Design archon_top, start of the top module:
module archon_top (
    input wire clk,
    input wire reset,  
    input wire [15:0] external_entropy_in,  
    input wire [7:0] analog_entropy_raw,    
    input wire [1:0] ml_predicted_action,  
    input wire ml_risk_flag_top,           
    input wire manual_lock_top,            
    input wire analog_lock_override,
    input wire analog_flush_override,
    input wire quantum_override_signal,  
    input wire [1:0] mission_profile,          
    input wire override_authentication_valid,  
    input wire [7:0] entropy_threshold_fsm,    
    output wire [3:0] cpu_debug_pc,
    output wire [15:0] cpu_debug_instr,
    output wire cpu_debug_stall,
    output wire cpu_debug_flush,
    output wire cpu_debug_lock,
    output wire [7:0] cpu_debug_fsm_entropy_log,
    output wire [2:0] cpu_debug_fsm_instr_type_log,
    output wire cpu_debug_hazard_flag,
    output wire [1:0] cpu_debug_fsm_state,
    output wire cpu_debug_shock_detected,
    output wire [1:0] cpu_debug_classified_entropy,
    output wire system_enable_fire_pulse  
);
export LEC_CHECK = 0
export ABC_AREA = 1
export CAP_MARGIN = 20
export CORE_MARGIN = 2
export CORE_UTILIZATION = 71
export CTS_CLUSTER_DIAMETER = 224
export GPL_ROUTABILITY_DRIVEN = 0
export MAX_ROUTING_LAYER = met4
export PLACE_DENSITY_LB_ADDON = 0.06
export SETUP_SLACK_MARGIN = 0.88
export SLEW_MARGIN = 20
create_clock -name core_clock -period 9.88 [get_ports {clk}]
run.sh (not shown) runs the stock make flow with config.mk's settings and CLKGATE_MAP_FILE=.
The first run finished with setup timing left.
==> next run, changes <==
- CORE_UTILIZATION: 71 -> 72
- CTS_CLUSTER_DIAMETER: 224 -> default
- GPL_ROUTABILITY_DRIVEN: 0 -> default
- MAX_ROUTING_LAYER: met4 -> default
- PLACE_DENSITY_LB_ADDON: 0.06 -> default
- SETUP_SLACK_MARGIN: 0.88 -> default
- clock period: 9.88 -> 23.9 ns (I/O delays scaled with it)
Outcome: With this change the flow finished clean; first-iteration DRC count decreases by about 13%; wire length decreases by about 4%; global-route usage came out lower by 2.0 points; final cell count falls by 2.1%; core utilization drops by 0.90 points; final area fell by about 3.2%.
==> next run, changes <==
- ABC_AREA: 1 -> default
- CTS_CLUSTER_DIAMETER: default -> 366
- CTS_CLUSTER_SIZE: default -> 13
- clock period: 23.9 -> 6.22 ns (I/O delays scaled with it)
Result:
- The new run ran to the end with violations: setup timing
- register-to-register slack got worse by 17 ns
- worst setup slack got worse by 8.4 ns
- die size climbs by about 6%
- via count climbs by about 2%
- routed wire length climbs by 14%
- count of clock-buffer cells in the layout drops by 4
- utilization climbs by 4.4 points
==> next run, changes <==
- CORE_UTILIZATION: 72 -> 52
- CTS_CLUSTER_DIAMETER: 366 -> default
- CTS_CLUSTER_SIZE: 13 -> default
- clock period: 6.22 -> 10.1 ns (I/O delays scaled with it)
The changed run finished with setup timing left.
Sequential cell count is unchanged.
Final area shrinks by 1.8%.
Final cell count goes up by 1.8%.
Area after synthesis is unchanged.
Synthesized cell count is unchanged.
Via count fell by 7.3%.
==> next run, changes <==
- CORE_UTILIZATION: 52 -> 70
- clock period: 10.1 -> 6.22 ns (I/O delays scaled with it)
The new run produced a layout that fails on setup timing.
Wire length goes up by roughly a tenth.
Core utilization came out higher by 24 points.
Synthesized area is unchanged.
Critical path depth rose by 3.
Clock-buffer cell count is lower by 1.
==> next run, changes <==
- CORE_UTILIZATION: 70 -> 44
- clock period: 6.22 -> 6.73 ns (I/O delays scaled with it)
What happened: The new run completed, yet does not pass: setup timing. Final cell count increases by 8.0%. Sequential share of layout area hardly moves. Sequential cell count does not change. Via count decreases by 6.5%.

* * *

== run A ==
Starting RTL as in the previous note.
export LEC_CHECK = 0
export CAP_MARGIN = 5
export CORE_MARGIN = 2
export CORE_UTILIZATION = 70
export SETUP_SLACK_MARGIN = 1.5
export SLEW_MARGIN = 20
create_clock -name core_clock -period 6.22 [get_ports {clk}]
No crash in run A: every stage finished, but the layout fails its final checks due to setup timing.
The inputs of run B differ from those of run A as listed below.
Settings: CAP_MARGIN now 20, was 5; CORE_UTILIZATION now 66, was 70; SETUP_SLACK_MARGIN no longer set, was 1.5; the clock period (ns, I/O delays scaled along) now 13.0, was 6.22.
Run B went all the way through synthesis, placement and routing and the layout is clean on timing, DRC and antenna.
Summary: with run A as the reference, wire length the detailed router placed on met1 in run B moved down by a few percent.
Standard-cell row count, run B vs run A: up by a few percent
On setup slack of the critical path after layout: between run B and run A, it ends up lower for run A.
Compared with run A, run B shows a higher hold slack.
Input changes introduced in run C (baseline for comparison: run B):
Settings: changing CORE_UTILIZATION from 66 to 71; setting CTS_CLUSTER_SIZE to 35 for the first time; changing the clock period (ns, I/O delays scaled along) from 13.0 to 11.0.
## What came out
- Run C had finished all stages when the layout checks came back failing, citing setup timing.
- Comparing the two runs side by side, run C comes out ahead of run B on area of the core.
- Sort run B and run C by multi-input logic portion of the cell area, ascending, and run B comes first.
- Run C vs. run B: post-synthesis to final-layout area growth went up by 0.70 points.
- Insertion delay at the late pin of the worst-skew pair down 30 ps in run C wrt run B
- In the reports for run B and run C, the larger wire length belongs to run C.
- Run C ends up with a share of cell area taken by flip-flops and latches that is 0.19 points lower than in run B.
- Relative to run B, post-route standard cell area excluding fillers increased by 0.64% in run C.
- Reg-to-reg setup timing slack (higher): run B
Setup changes, run C to run D
Settings: clearing CTS_CLUSTER_SIZE, which used to be 35; swapping 71 for 40 in CORE_UTILIZATION; swapping 11.0 for 20.0 in the clock period (ns, I/O delays scaled along).
==> comparison <==
Having completed the whole flow, run D delivered a layout that passed the timing, DRC and antenna checks. [run D] final cell count rose about 11% relative to run C. Across both runs, number of global-route vias before repair was lower for run D than for run C. [run D vs run C] met1 track utilization from global routing: lower in run D.

* * *

build 2:
archon_top again, from the RTL that the note above started with.
Design archon_top, start of the top module:
module archon_top (
    input wire clk,
    input wire reset,  
    input wire [15:0] external_entropy_in,  
    input wire [7:0] analog_entropy_raw,    
    input wire [1:0] ml_predicted_action,  
    input wire ml_risk_flag_top,           
    input wire manual_lock_top,            
    input wire analog_lock_override,
    input wire analog_flush_override,
    input wire quantum_override_signal,  
    input wire [1:0] mission_profile,          
    input wire override_authentication_valid,  
    input wire [7:0] entropy_threshold_fsm,    
    output wire [3:0] cpu_debug_pc,
    output wire [15:0] cpu_debug_instr,
    output wire cpu_debug_stall,
    output wire cpu_debug_flush,
    output wire cpu_debug_lock,
    output wire [7:0] cpu_debug_fsm_entropy_log,
    output wire [2:0] cpu_debug_fsm_instr_type_log,
    output wire cpu_debug_hazard_flag,
    output wire [1:0] cpu_debug_fsm_state,
  ...
==> flow/config.mk <==
export PLATFORM = sky130hd
export DESIGN_NAME = archon_top
export DESIGN_NICKNAME = archon_top
export VERILOG_FILES = /design/flow/design.v
export SDC_FILE = /design/flow/constraint.sdc
export NUM_CORES = 4
export LEC_CHECK = 0
export ABC_AREA = 1
export CAP_MARGIN = 15
export CORE_ASPECT_RATIO = 1.13
export CORE_MARGIN = 2
export CORE_UTILIZATION = 72
export CTS_CLUSTER_SIZE = 15
export MAX_ROUTING_LAYER = met4
export PLACE_DENSITY_LB_ADDON = 0.06
export SLEW_MARGIN = 15
export TNS_END_PERCENT = 95
==> flow/constraint.sdc <==
create_clock -name core_clock -period 10.5 [get_ports {clk}]
set_input_delay 2.1000 -clock core_clock [delete_from_list [all_inputs] [get_ports {clk}]]
set_output_delay 2.1000 -clock core_clock [all_outputs]
set_load 0.01 [all_outputs]
Build 2 had finished all stages when the layout checks came back failing, citing setup timing.
#### Input delta (build 98 over build 2)
Settings: CTS_CLUSTER_SIZE now 32, was 15; CORE_UTILIZATION now 63, was 72; CORE_ASPECT_RATIO now 0.99, was 1.13; PLACE_DENSITY_LB_ADDON no longer set, was 0.06; the clock period (ns, I/O delays scaled along) now 14.1, was 10.5.
==> results <==
Build 98: done, clean on timing, DRC and antenna. From build 2 to build 98 the numbers moved as follows: logic gate fraction of the total cell area held; critical path depth went up 1; share of final layout cell area taken by non-clock buffers went down 1.8 points. Build 98 against build 2: initial core utilization fell by 9.0 points, proportion of cell area occupied by registers rose by 0.52 points, number of buffer and inverter instances along the worst setup path rose by 1. [compare] base=build 2 new=build 98: routed wire length dropped 6.4%, sequential cell count flat, final worst-path cycle share has decreased.
diff inputs: build 98 => build 43
Settings: changing CORE_UTILIZATION from 63 to 72; setting CTS_CLUSTER_DIAMETER to 381 for the first time; changing CORE_ASPECT_RATIO from 0.99 to 0.96; changing CTS_CLUSTER_SIZE from 32 to 15; setting PLACE_DENSITY_LB_ADDON to 0.06 for the first time; changing the clock period (ns, I/O delays scaled along) from 14.1 to 9.88.
## What came out
- Comparing the two runs side by side, build 43 comes out ahead of build 98 on full die area.
- Re core area: build 43 is 13% down on build 98.
- Build 43 -> stages 100% | layout checks FAIL | setup timing
- Changes observed in build 43 relative to build 98: post-layout period usage of the worst path now larger; total of plain and repair buffers excluding clock buffers now larger; wire length of the first global-routing pass now larger; tightest slew margin relative to the limit now larger; wire length now larger.
- From build 98 to build 43 the numbers moved as follows: core occupancy in the finished layout has increased.
Setup changes, build 43 to build 5
Settings: a change of CTS_CLUSTER_SIZE from 15 to 32; a change of CORE_ASPECT_RATIO from 0.96 to 0.99; a deleted CTS_CLUSTER_DIAMETER that had been 381; a deleted PLACE_DENSITY_LB_ADDON that had been 0.06; a change of CORE_UTILIZATION from 72 to 68; a change of the clock period (ns, I/O delays scaled along) from 9.88 to 14.1.
--- outcome ---
Build 5 ended with every stage complete and zero timing, DRC or antenna violations. When build 5 is measured against build 43, its design area turns out about 0.66% lower. Total die size came out higher on build 5 than on build 43. Compared to build 43, the routing of build 5 uses less wire.
